== job 4569 ==
// matmul_top
module matmul_top
#(
    parameter BITS = 8,
    parameter DIM = 4
)
(
    input clk, rst_n, en,
    input [$clog2(DIM):0] m, n, p,
    input [DIM*DIM*BITS-1:0] mat_a,
    input [DIM*DIM*BITS-1:0] mat_b,
    output [DIM*DIM*BITS-1:0] mat_c,
    output done
);
==> flow/config.mk <==
export PLATFORM = sky130hd
export DESIGN_NAME = matmul_top
export DESIGN_NICKNAME = matmul_top
export VERILOG_FILES = /design/flow/design.v
export SDC_FILE = /design/flow/constraint.sdc
export NUM_CORES = 4
export LEC_CHECK = 0
export CAP_MARGIN = 20
export CORE_MARGIN = 2
export CORE_UTILIZATION = 22
export PLACE_DENSITY = 0.6
export SLEW_MARGIN = 20
==> flow/constraint.sdc <==
create_clock -name core_clock -period 10.1 [get_ports {clk}]
set_input_delay 2.0200 -clock core_clock [delete_from_list [all_inputs] [get_ports {clk}]]
set_output_delay 2.0200 -clock core_clock [all_outputs]
set_load 0.01 [all_outputs]
run.sh (not shown) runs the stock make flow with config.mk's settings and CLKGATE_MAP_FILE=.
Job 4569: all stages complete, timing, DRC and antenna checks passed
#### Input delta (job 867 over job 4569)
Settings: swapping 22 for 71 in CORE_UTILIZATION; putting CTS_CLUSTER_SIZE at 37 where nothing was set; putting MAX_ROUTING_LAYER at met4 where nothing was set; putting SETUP_SLACK_MARGIN at -0.55 where nothing was set; swapping 10.1 for 6.84 in the clock period (ns, I/O delays scaled along).
==> results <==
Flow for job 867 halted at 5_1_grt, error code GRT-0116.
Die span in x is lower on job 867
Row post-place instance area: job 867 higher / job 4569 lower
Job 867 vs job 4569, post-cts resize count went up by 150.
Count of buffers added by post-CTS timing repair for setup delta for job 867 relative to job 4569: 39 higher
NOTE: routability congestion estimate in job 867 exceeds that of job 4569
[inputs] job 3115 vs job 867
Settings: SETUP_SLACK_MARGIN no longer set, was -0.55; CORE_MARGIN now 6, was 2; PLACE_DENSITY no longer set, was 0.6; MAX_ROUTING_LAYER no longer set, was met4; CTS_CLUSTER_SIZE no longer set, was 37; CORE_UTILIZATION now 17, was 71; the clock period (ns, I/O delays scaled along) now 11.0, was 6.84.
Results
Job 3115 was carried through to the last stage, and its layout satisfied the timing, DRC and antenna checks. As of job 3115, chip area had risen by more than 100% compared to job 867. Number of setup buffers added after CTS in job 3115 is 39 lower than in job 867. Job 3115: pre-CTS worst setup slack 2.62 ns above job 867. As of job 3115, area of the core had risen by more than 100% compared to job 867.

matmul_top again, from the RTL that the note above started with.
## matmul_top
module matmul_top
#(
    parameter BITS = 8,
    parameter DIM = 4
)
(
    input clk, rst_n, en,
    input [$clog2(DIM):0] m, n, p,
    input [DIM*DIM*BITS-1:0] mat_a,
    input [DIM*DIM*BITS-1:0] mat_b,
    output [DIM*DIM*BITS-1:0] mat_c,
    output done
);
==> flow/config.mk <==
export PLATFORM = sky130hd
export DESIGN_NAME = matmul_top
export DESIGN_NICKNAME = matmul_top
export VERILOG_FILES = /design/flow/design.v
export SDC_FILE = /design/flow/constraint.sdc
export NUM_CORES = 4
export LEC_CHECK = 0
export ABC_AREA = 0
export CAP_MARGIN = 20
export CELL_PAD_IN_SITES_DETAIL_PLACEMENT = 0
export CORE_MARGIN = 2
export CORE_UTILIZATION = 64
export GPL_ROUTABILITY_DRIVEN = 1
export MAX_ROUTING_LAYER = met4
export SETUP_SLACK_MARGIN = -0.11
export SLEW_MARGIN = 20
==> flow/constraint.sdc <==
create_clock -name core_clock -period 6.82 [get_ports {clk}]
set_input_delay 1.3640 -clock core_clock [delete_from_list [all_inputs] [get_ports {clk}]]
set_output_delay 1.3640 -clock core_clock [all_outputs]
set_load 0.01 [all_outputs]
The starting point died in global routing (5_1_grt) on GRT-0116.
Edit:
--- a/flow/config.mk
+++ b/flow/config.mk
@@ -11,3 +11,3 @@
 export CORE_MARGIN = 2
-export CORE_UTILIZATION = 64
+export CORE_UTILIZATION = 65
 export GPL_ROUTABILITY_DRIVEN = 1
What happened: This time the run completed, yet does not pass: negative setup slack; die area goes down slightly; synthesized area stays the same; synthesized cell count stays the same.
